run 1:
==> flow/design.v (excerpt) <==
module cache (
    input   logic           i_hclk,
    input   logic           i_hnreset,
    input   logic           i_hsel_m,
    input   logic   [31:0]  i_haddr_m,
    input   logic           i_hwrite_m,
    input   logic   [ 2:0]  i_hsize_m,
    input   logic   [ 2:0]  i_hburst_m,
    input   logic   [ 3:0]  i_hprot_m,
    input   logic   [ 1:0]  i_htrans_m,
    input   logic           i_hmastlock_m,
    input   logic           i_hready_m,
    input   logic   [31:0]  i_hwdata_m,
    output  logic           o_hready_m,
    output  logic           o_hresp_m,
    output  logic   [31:0]  o_hrdata_m,
    input   logic           i_nbypass,
    input   logic   [31:0]  i_climit,
    input   logic           i_d_cache_en,
    output  logic           o_hsel_sl,
    output  logic           o_hready_i_sl,
    output  logic   [31:0]  o_haddr_sl,
    output  logic           o_hwrite_sl,
    output  logic   [2:0]   o_hsize_sl,
    output  logic   [1:0]   o_htrans_sl,
    output  logic   [31:0]  o_hwdata_sl,
    input   logic   [31:0]  i_hrdata_sl,
    input   logic           i_hready_o_sl,
    input   logic           i_hresp_sl,
    output  logic           o_mem_en,
    output  logic           o_mem_we,
    output  logic   [7:0]   o_mem_addr,
    output  logic   [31:0]  o_mem_wdata,
    input   logic   [31:0]  i_mem_rdata
    );
    logic           miss_cache;
    logic           calc_sync_rst;
    logic           calc_en;
    logic   [29:0]  calc_addr;
    logic           calc_wr_rdy;
    logic   [7:0]   calc_mem_addr_cache;
    logic   [7:0]   calc_mem_addr_load;
    logic   [31:0]  mem_rdata;
    logic           mem_en;
    logic           mem_we;
    logic   [7:0]   mem_addr;
    cache_ahb_ctrl_mem cache_ahb_ctrl_mem (
        .i_hclk (i_hclk),
        .i_hnreset (i_hnreset),
        .i_hsel (i_hsel_m),
        .i_haddr (i_haddr_m),
        .i_hwrite (i_hwrite_m),
        .i_hsize (i_hsize_m),
        .i_hburst (i_hburst_m),
        .i_hprot (i_hprot_m),
        .i_htrans (i_htrans_m),
        .i_hmastlock (i_hmastlock_m),
        .i_hready (i_hready_m),
        .i_hwdata (i_hwdata_m),
        .o_hready (o_hready_m),
        .o_hresp (o_hresp_m),
        .o_hrdata (o_hrdata_m),
        .i_nbypass (i_nbypass),
        .i_d_cache_en (i_d_cache_en),
  ...
Settings: LEC_CHECK=0, CAP_MARGIN=20, CORE_MARGIN=2, CORE_UTILIZATION=20, PLACE_DENSITY=0.6, SLEW_MARGIN=20; clock period 15.7 ns.
run.sh (not shown) runs the stock make flow with config.mk's settings and CLKGATE_MAP_FILE=.
Run 1 finished every stage and its layout cleared the timing, design-rule and antenna checks.
What run 2 does differently from run 1 at the input level:
Settings: CORE_UTILIZATION: 20 -> 40; the clock period (ns, I/O delays scaled along): 15.7 -> 12.0.
--- outcome ---
Run 2 vs run 1: number of fill cells down by more than half
Going from run 1 to run 2, data arrival at the endpoint of the critical path -1910 ps, clock skew saw an increase, area growth from synthesis to final layout now sits lower, sequential cell count about even.
Run 2 reports its start point of the critical path as i_haddr_m[27] while run 1 reports i_haddr_m[9].
The die area of run 2 was superior to that of run 1.
Summary: with run 1 as the reference, design area in run 2 moved down slightly.
The lower final weighted congestion in routability-driven placement of run 2 and run 1 is in run 1.
Input-level comparison between run 3 and run 2:
Settings: PLACE_DENSITY_LB_ADDON newly set to 0.25; CELL_PAD_IN_SITES_GLOBAL_PLACEMENT newly set to 3; CTS_CLUSTER_DIAMETER newly set to 236; CTS_CLUSTER_SIZE newly set to 17; PLACE_DENSITY removed (was 0.6); SETUP_SLACK_MARGIN newly set to 0.46; MIN_ROUTING_LAYER newly set to met2; CORE_UTILIZATION changed from 40 to 72; CELL_PAD_IN_SITES_DETAIL_PLACEMENT newly set to 1; MAX_ROUTING_LAYER newly set to met4; HOLD_SLACK_MARGIN newly set to 0.28.
- Run 3: it failed during global placement without I/O, and the tool reported FLW-0024.
- Run 2 -> run 3: number of storage elements in the synthesis netlist delta 0, exact match
- Mean instance size in the synthesized netlist: run 3 vs run 2 — no meaningful difference
- Per the comparison of run 3 with run 2, initial standard-cell utilization of the core increased 32 points; core footprint decreased about 44%.
- Post-synthesis share of cell area spent on xor and xnor gates: run 2 vs run 3 identical
- Looking only at die extent in y, and setting everything else aside, the higher value of run 2 and run 3 goes to run 2.
- | count of cell types in the netlist | run 3 vs run 2 | ≈ equal |
- Die area (run 3 over run 2): decrease, about 44%
For run 4, these inputs were changed with respect to run 3:
Settings: MAX_ROUTING_LAYER: met4 -> unset; CELL_PAD_IN_SITES_GLOBAL_PLACEMENT: 3 -> unset; SETUP_SLACK_MARGIN: 0.46 -> unset; CTS_CLUSTER_DIAMETER: 236 -> unset; CELL_PAD_IN_SITES_DETAIL_PLACEMENT: 1 -> unset; PLACE_DENSITY_LB_ADDON: 0.25 -> unset; ABC_AREA: unset -> 1; MIN_ROUTING_LAYER: met2 -> unset; HOLD_SLACK_MARGIN: 0.28 -> 0.3; SLEW_MARGIN: 20 -> 30; CORE_UTILIZATION: 72 -> 40; CTS_CLUSTER_SIZE: 17 -> unset.
--- outcome ---
Run 4: all stages complete, timing, DRC and antenna checks passed
Run 4 has number of cells in Yosys stat above what run 3 had.
Vertical die dimension (run 4 / run 3): 1.3
Looking at floorplan-stage core utilization, run 4 sits 32 points below run 3.
For the synthesized-area fraction occupied by ao, oa, aoi and oai cells, run 4 came in 10 points lower than run 3 did.
Diff run 3 -> run 4: average size of a mapped cell now smaller, total die size rose 73%.
[inputs] run 5 vs run 4
Settings: an added GPL_ROUTABILITY_DRIVEN of 1; a deleted ABC_AREA that had been 1; a change of SLEW_MARGIN from 30 to 20; a change of CORE_UTILIZATION from 40 to 66; a deleted HOLD_SLACK_MARGIN that had been 0.3; a change of the clock period (ns, I/O delays scaled along) from 12.0 to 8.58.
## What came out
Stage in which a tool error killed run 5: global routing. No stage failed in run 4, and the final checks on the layout all came back clean. Compared with run 4, run 5 shows number of placement rows that has gone down by more than 10%. On run 5: cell count after placement is 498 lower than what run 4 gave. Half-perimeter wire length of the detailed placement result, run 5 vs run 4: up by more than 10%. | instance tally after logic synthesis | lower: run 5 |. Higher number of buffers created by CTS among run 5 and run 4: run 4.
